==> 04-10: inputs <==
==> flow/design.v <==
`timescale 1ns / 1ps
module key_debounce #(  
   parameter	DELAY_TIME = 250_000  
)(
		input wire	clk,		
		input wire  rstn,
		input wire	key_in,		
		output reg 	press_on			
);
reg		key_in_r0;		
reg		key_in_r1;		
reg 		key_in_nedge;		
reg	[$clog2(DELAY_TIME)-1:0]delay_cnt;		
reg		delay_flag;		 
always @(posedge clk or negedge rstn)
begin
    if(rstn == 1'b0) begin
        key_in_r0 <= 1'b0	;	
        key_in_r1 <= 1'b0	;	
    end
    else begin
       key_in_r0 <= key_in;
	   key_in_r1 <= key_in_r0;
    end
end
always @(posedge clk or negedge rstn)
begin
    if(rstn == 1'b0) begin
        key_in_nedge <= 1'b0;               
    end
    else begin
        key_in_nedge <= ~key_in_r0 & key_in_r1;
    end 
end
always @(posedge clk or negedge rstn)
begin
    if(rstn == 1'b0) begin
        delay_cnt  <= 'd0;	
    end
    else begin
        if((delay_flag == 1) && (delay_cnt == DELAY_TIME - 1))
				delay_cnt <= 0;
        else if ((delay_flag == 1) && (delay_cnt < DELAY_TIME - 1))
            delay_cnt <= delay_cnt + 1;
        else  
				delay_cnt <= 0;
    end
end
always @(posedge clk or negedge rstn)
begin
    if(rstn == 1'b0) begin
	 delay_flag <= 1'b0;		 
    end
    else begin
        if(key_in_nedge) begin	 
				delay_flag <= 1'b1;	 
        end
        else if (delay_cnt == DELAY_TIME - 1) begin
            delay_flag <= 1'b0;
        end
        else
            delay_flag <= delay_flag;
    end
end
always @(posedge clk or negedge rstn)
begin
    if(rstn == 1'b0) begin
        press_on <= 1'b0;
    end
    else begin
        if((delay_cnt == DELAY_TIME - 1) && (delay_flag == 1'b1)) begin		 
		    press_on <= 1'b1;
        end
        else begin
            press_on <= 1'b0;
        end
    end
end
endmodule
`timescale 1ns / 1ps
module Display(
    input	wire	clk,   
    input   wire  rstn,
    input	wire	[3:0]  sw_in,  
    input   wire  [2:0]  press_on,
    output	wire	[1:0]  reg_ab, 
    output  wire  [7:0]  led_time,
    output	wire 	[3:0]  seg_data_1, 
	 output	wire 	[3:0]  seg_data_2 
    );
localparam COUNT_1S = 12048;  
localparam Quarter_Time = 60; 	 
localparam Quarter_Time_rest = 10;	 
wire clk1h;
reg [13:0] counter ; 
reg [13:0] Qcounter ;
reg [6:0] scorer_A ; 
reg [6:0] scorer_B ; 
reg [6:0] Quarter_Time_Down ;	 
reg [2:0] Quarter_Time_rest_Down ;  
reg [4:0] AttackT_A ; 
reg [4:0] AttackT_B; 
reg [1:0] reg_ab_reg;
reg [7:0] led_time_reg ;
reg [3:0] seg_data_1_reg;
reg [3:0] seg_data_2_reg;
reg [1:0] DownCNT;	 
reg [6:0] countA_1;	 
reg [6:0] countA_2;	 
reg [6:0] countA_3;	 
reg [6:0] countB_1;	 
reg [6:0] countB_2;	 
reg [6:0] countB_3;	 
always @(posedge clk or negedge rstn)
begin
    if(rstn == 1'b0) begin	 
       led_time_reg <= 8'b0000_0000; 
       Qcounter <= 'd0; 
	    Quarter_Time_Down <= Quarter_Time;	
		 Quarter_Time_rest_Down <= Quarter_Time_rest;
	    DownCNT <= 'd0;
    end
    else begin
        if(Qcounter == COUNT_1S - 1) begin  
            Qcounter <= 'd0;
				if(Quarter_Time_Down == 0) begin        
						if(DownCNT == 2'd3) begin
						   DownCNT <= 2'd3;
							Quarter_Time_Down <=  0;
							Quarter_Time_rest_Down <= 0;
							led_time_reg <= {led_time_reg[5:0],1'b1,1'b1}; 
						end
						else begin
							if(Quarter_Time_rest_Down == 0)begin
								DownCNT <= DownCNT + 1'b1;
								Quarter_Time_Down <=  Quarter_Time;
								Quarter_Time_rest_Down <= Quarter_Time_rest;
								led_time_reg <= {led_time_reg[5:0],1'b1,1'b1}; 
							end
							else begin
								Quarter_Time_rest_Down <= Quarter_Time_rest_Down -1'b1;
							end
						end
				 end
				 else begin
					 Quarter_Time_Down <= Quarter_Time_Down - 1'b1;
				 end
        end
        else begin
           Qcounter <= Qcounter + 1; 
        end 
    end
end 
always @(posedge clk or negedge rstn)
begin
    if(rstn == 1'b0) begin
        scorer_A <= 'd0; 
        scorer_B <= 'd0; 
		  countA_1 <= 'd0;countA_2 <= 'd0;countA_3 <= 'd0;
		  countB_1 <= 'd0;countB_2 <= 'd0;countB_3 <= 'd0;
	 end
    else begin
        case(sw_in[3:1])
            3'b011:begin  
              case(press_on)  
                3'b001: begin
                    scorer_A <= scorer_A + 1;
						  countA_1 <= countA_1 + 1;
                end 
                3'b010: begin
                    scorer_A <= scorer_A + 2;
						  countA_2 <= countA_2 + 1;
                end 
                3'b100: begin
                    scorer_A <= scorer_A + 3;
						  countA_3 <= countA_3 + 1;
					 end
                default:begin
                    scorer_A <= scorer_A; 
                end
              endcase  
            end
            3'b111:begin  
               case(press_on)
                3'b001: begin
                    scorer_B <= scorer_B + 1;
						  countB_1 <= countB_1 + 1;
                end 
                3'b010: begin
                    scorer_B <= scorer_B + 2;
						  countB_2 <= countB_2 + 1;
                end 
                3'b100: begin
                    scorer_B <= scorer_B + 3;
						  countB_3 <= countB_3 + 1;
                end
                default:begin
                    scorer_B <= scorer_B; 
                end
              endcase     
            end			 
            default:begin
                scorer_A <= scorer_A; 
                scorer_B <= scorer_B; 
            end
        endcase
    end
end
always @(posedge clk or negedge rstn)
begin
    if(rstn == 1'b0) begin
        AttackT_A <= 5'd24;
        AttackT_B <= 5'd24;
        counter <=  'd0;
    end
    else begin
        case(sw_in[3:1])
		3'b000:begin    
              if(sw_in[0] == 1'b1) begin 
                    if(counter == COUNT_1S - 1) begin  
                            counter <= 'd0;
									 if(AttackT_A == 0) begin  
                                AttackT_A <= 0 ;
                            end
                            else begin
                               AttackT_A <= AttackT_A - 1'b1;
                            end
                    end
                    else begin
                       counter <= counter + 1;
                    end
             end
             else begin   
                counter <= counter;
             end   
		end
		3'b001:begin  
              if(sw_in[0] == 1'b1) begin  
                    if(counter == COUNT_1S - 1) begin  
                            counter <= 'd0;
                            if(AttackT_B == 0) begin 
                                AttackT_B <= 0 ;
                            end
                            else begin
                               AttackT_B <= AttackT_B - 1'b1;
                            end
                    end
                    else begin
                       counter <= counter + 1;
                    end
             end
             else begin   
                counter <= counter;
             end
		end
		3'b011:begin  
           counter <=  counter;
           AttackT_A <= AttackT_A;
		     AttackT_B <= AttackT_B;
		end
		3'b111:begin  
		     counter <=  counter;
           AttackT_A <= AttackT_A;
		     AttackT_B <= AttackT_B;
		end	
		default:begin
            counter <=  'd0;
            AttackT_A <= 5'd24;
		      AttackT_B <= 5'd24;
	    end
	   endcase
    end
end
always @(posedge clk or negedge rstn)
begin
    if(rstn == 1'b0) begin
		  seg_data_1_reg <= 4'd16; 
        seg_data_2_reg <= 4'd16;
		  reg_ab_reg <= 2'b11;
    end
    else begin
        case(sw_in[3:1])
		3'b000:begin    
            seg_data_2_reg <= AttackT_A%10; 
            seg_data_1_reg <= AttackT_A/10; 
			reg_ab_reg <= 2'b10;
		end
		3'b001:begin  
            seg_data_2_reg <= AttackT_B%10;
            seg_data_1_reg <= AttackT_B/10;
			reg_ab_reg <= 2'b01;
		end
		3'b011:begin  
            seg_data_2_reg <= scorer_A%10;
            seg_data_1_reg <= scorer_A/10;
			reg_ab_reg <= 2'b10;
		end
		3'b111:begin  
				seg_data_2_reg <= scorer_B%10;
				seg_data_1_reg <= scorer_B/10;
		   reg_ab_reg <= 2'b01;
		end			 
		3'b110:begin   
				if(Quarter_Time_Down == 0)begin
					seg_data_2_reg <= Quarter_Time_rest_Down%10;
					seg_data_1_reg <= Quarter_Time_rest_Down/10;end
				else begin
					seg_data_2_reg <= Quarter_Time_Down%10;
					seg_data_1_reg <= Quarter_Time_Down/10;end
		    reg_ab_reg <= 2'b00;
		end
		3'b100:begin   
            if(scorer_A > scorer_B) begin
					seg_data_2_reg <= 4'd10;   
					seg_data_1_reg <= scorer_A-scorer_B;   
					reg_ab_reg <= 2'b10;
			   end
				else if(scorer_A < scorer_B) begin
					seg_data_2_reg <= 4'd11;   
					seg_data_1_reg <= scorer_B-scorer_A;   
					reg_ab_reg <= 2'b01;
			   end 
				else begin	 
					seg_data_2_reg <= 4'd00;  
					seg_data_1_reg <= 4'd00;   
					reg_ab_reg <= 2'b00;
				end
		end
	   3'b010:begin
		case(press_on)	 
				3'b001:begin
					seg_data_2_reg <= countA_1%10;
					seg_data_1_reg <= countA_1/10;end
				3'b010:begin
					seg_data_2_reg <= countA_2%10;
					seg_data_1_reg <= countA_2/10;end
				3'b100:begin
					seg_data_2_reg <= countA_3%10;
					seg_data_1_reg <= countA_3/10;end
				endcase
		end
		3'b101:begin
				case(press_on)
				3'b001:begin
					seg_data_2_reg <= countB_1%10;
					seg_data_1_reg <= countB_1/10;end
				3'b010:begin
					seg_data_2_reg <= countB_2%10;
					seg_data_1_reg <= countB_2/10;end
				3'b100:begin
					seg_data_2_reg <= countB_3%10;
					seg_data_1_reg <= countB_3/10;end
				endcase
		end
		default:begin  
			seg_data_2_reg <= 4'd16;
			seg_data_1_reg <= 4'd16;
			reg_ab_reg <= 2'b11;
	    end
	endcase
    end
end    
assign reg_ab = reg_ab_reg;  
assign led_time = led_time_reg;
assign seg_data_1 = seg_data_1_reg;
assign seg_data_2 = seg_data_2_reg;
endmodule
`timescale 1ns / 1ps
module segment(
    input  [3:0] seg_data_1,
    input  [3:0] seg_data_2,
    output [8:0] seg_led_1,
    output [8:0] seg_led_2
);
function [8:0] seg;
    input [3:0] d;
    begin
        case (d)
            4'd0:  seg = 9'h3f;
            4'd1:  seg = 9'h06;
            4'd2:  seg = 9'h5b;
            4'd3:  seg = 9'h4f;
            4'd4:  seg = 9'h66;
            4'd5:  seg = 9'h6d;
            4'd6:  seg = 9'h7d;
            4'd7:  seg = 9'h07;
            4'd8:  seg = 9'h7f;
            4'd9:  seg = 9'h6f;
            4'd10: seg = 9'h77;  
            4'd11: seg = 9'h7c;  
            4'd12: seg = 9'h39;
            4'd13: seg = 9'h5e;
            4'd14: seg = 9'h79;
            default: seg = 9'h71;
        endcase
    end
endfunction
assign seg_led_1 = seg(seg_data_1);
assign seg_led_2 = seg(seg_data_2);
endmodule
`timescale 1ns / 1ps
module BallCompetition(
    input	wire clk,					 
    input   wire rstn,					 
    input	wire	[3:0]  sw_in,  	 
    input   wire  [2:0]  key_in,		 
    output	wire	[1:0]  reg_ab,  	 
    output  wire  [7:0]  led_time,	 
    output  [8:0]  seg_led_1,			 
	 output  [8:0]  seg_led_2			 
);
	localparam DelayTime = 250;   
   wire [2:0]	press_on;				 
	wire [3:0] seg_data_1;				 
	wire [3:0] seg_data_2;				 
    key_debounce	 
    #(.DELAY_TIME  (DelayTime))  
    key0
    (
		.clk(clk),		            
      .rstn(rstn),
      .key_in(key_in[0]),		
      .press_on(press_on[0])	       
    );
    key_debounce
    #(.DELAY_TIME  (DelayTime))  
    key1
    (
      .clk(clk),		           
      .rstn(rstn),
      .key_in(key_in[1]),		
      .press_on(press_on[1])	       
    );
    key_debounce
    #(.DELAY_TIME  (DelayTime))  
    key2
    (
      .clk(clk),		            
      .rstn(rstn),
      .key_in(key_in[2]),		
      .press_on(press_on[2])	      
    ); 
    Display u_Display(
      .clk(clk),  
      .rstn(rstn),
      .sw_in(sw_in),  
      .press_on(press_on),
      .reg_ab(reg_ab), 
      .led_time(led_time),
      .seg_data_1(seg_data_1),  
      .seg_data_2(seg_data_2)      
    );
    segment u_segment(
   .seg_data_1  (seg_data_1),	
	.seg_data_2  (seg_data_2),		
	.seg_led_1   (seg_led_1),		
	.seg_led_2	 (seg_led_2)
    );
endmodule
==> flow/run.sh <==
#!/bin/bash
# the make line also repeats each setting of config.mk as NAME=value (left out here)
make -C /OpenROAD-flow-scripts/flow DESIGN_CONFIG=/design/flow/config.mk WORK_HOME=/design/flow/orfs CLKGATE_MAP_FILE= finish
==> flow/config.mk <==
export PLATFORM = sky130hd
export DESIGN_NAME = BallCompetition
export DESIGN_NICKNAME = BallCompetition
export VERILOG_FILES = /design/flow/design.v
export SDC_FILE = /design/flow/constraint.sdc
export NUM_CORES = 4
export LEC_CHECK = 0
export ABC_AREA = 1
export CAP_MARGIN = 20
export CORE_ASPECT_RATIO = 1.08
export CORE_MARGIN = 2
export CORE_UTILIZATION = 72
export CTS_CLUSTER_DIAMETER = 86
export CTS_CLUSTER_SIZE = 15
export MAX_ROUTING_LAYER = met5
export PLACE_DENSITY_LB_ADDON = 0.22
export SETUP_SLACK_MARGIN = -0.15
export SLEW_MARGIN = 20
export TNS_END_PERCENT = 75
==> flow/constraint.sdc <==
create_clock -name core_clock -period 4.45 [get_ports {clk}]
set_input_delay 0.8900 -clock core_clock [delete_from_list [all_inputs] [get_ports {clk}]]
set_output_delay 0.8900 -clock core_clock [all_outputs]
set_load 0.01 [all_outputs]
==> 12-20: changes against 04-10 <==
Settings changed: ABC_AREA 1 to unset, CORE_ASPECT_RATIO 1.08 to unset, CORE_UTILIZATION 72 to 40, CTS_CLUSTER_DIAMETER 86 to unset, CTS_CLUSTER_SIZE 15 to unset, MAX_ROUTING_LAYER met5 to unset, PLACE_DENSITY_LB_ADDON 0.22 to unset, SETUP_SLACK_MARGIN -0.15 to unset, TNS_END_PERCENT 75 to unset.
==> flow/constraint.sdc (replaced) <==
create_clock -name core_clock -period 10.5 [get_ports {clk}]
set_input_delay 2.1000 -clock core_clock [delete_from_list [all_inputs] [get_ports {clk}]]
set_output_delay 2.1000 -clock core_clock [all_outputs]
set_load 0.01 [all_outputs]
==> results.yml <==
# synthesis and place-and-route metrics
status:
  status: "complete, but fails checks"
  so.violations: "setup timing"
timing:
  fin_skew_ns: 0.01394
  fin_ws_ns: -0.5284
  max_freq_mhz: 200.9
  setup_viol: 5
pwr:
  netSwitchingPower_mw: 1.929
  p_seq_mw: 1.77
worst_setup_path:
  crit_top_cell: "nand2_1"
die:
  die_area_mm2: 0.01657
layout:
  nClkBuffers: 18
yosys:
  ys_area_mm2: 0.01120
  synth_top_cell_by_count: "nand2_1"
drt:
  drtIter0Drc: 1821
Source of the figures above: 04-10

==> results.yml <==
# synthesis and place-and-route metrics
status:
  status: "finished clean"
timing:
  setup_viol: 0
  max_freq_mhz: 129.1
  fin_ws_ns: 2.756
  fin_skew_ns: 0.009519
worst_setup_path:
  crit_top_cell: "nor2_1"
  reg2reg_to: "u_Display.seg_data_1_reg[0]$_DFFE_PN0P_"
  crit_end: "u_Display.seg_data_1_reg[0]$_DFFE_PN0P_"
  critPathArrivalTime_ns: 8.10
layout:
  nClkBuffers: 17
yosys:
  ys_area_mm2: 0.01101
  synth_top_cell_by_count: "dfrtp_1"
clocking:
  clock-root-buffer: "clkbuf_16"
pwr:
  netSwitchingPower_uw: 561.3
  top_power_group: "registers"
  p_seq_uw: 730
drt:
  drt-wirelength-per-cell_um: 18.77
  drtIter0Drc: 903
die:
  die_area_mm2: 0.02888
Source of the figures above: 12-20

No activity file was given, so power comes from the tool's default toggle rates.
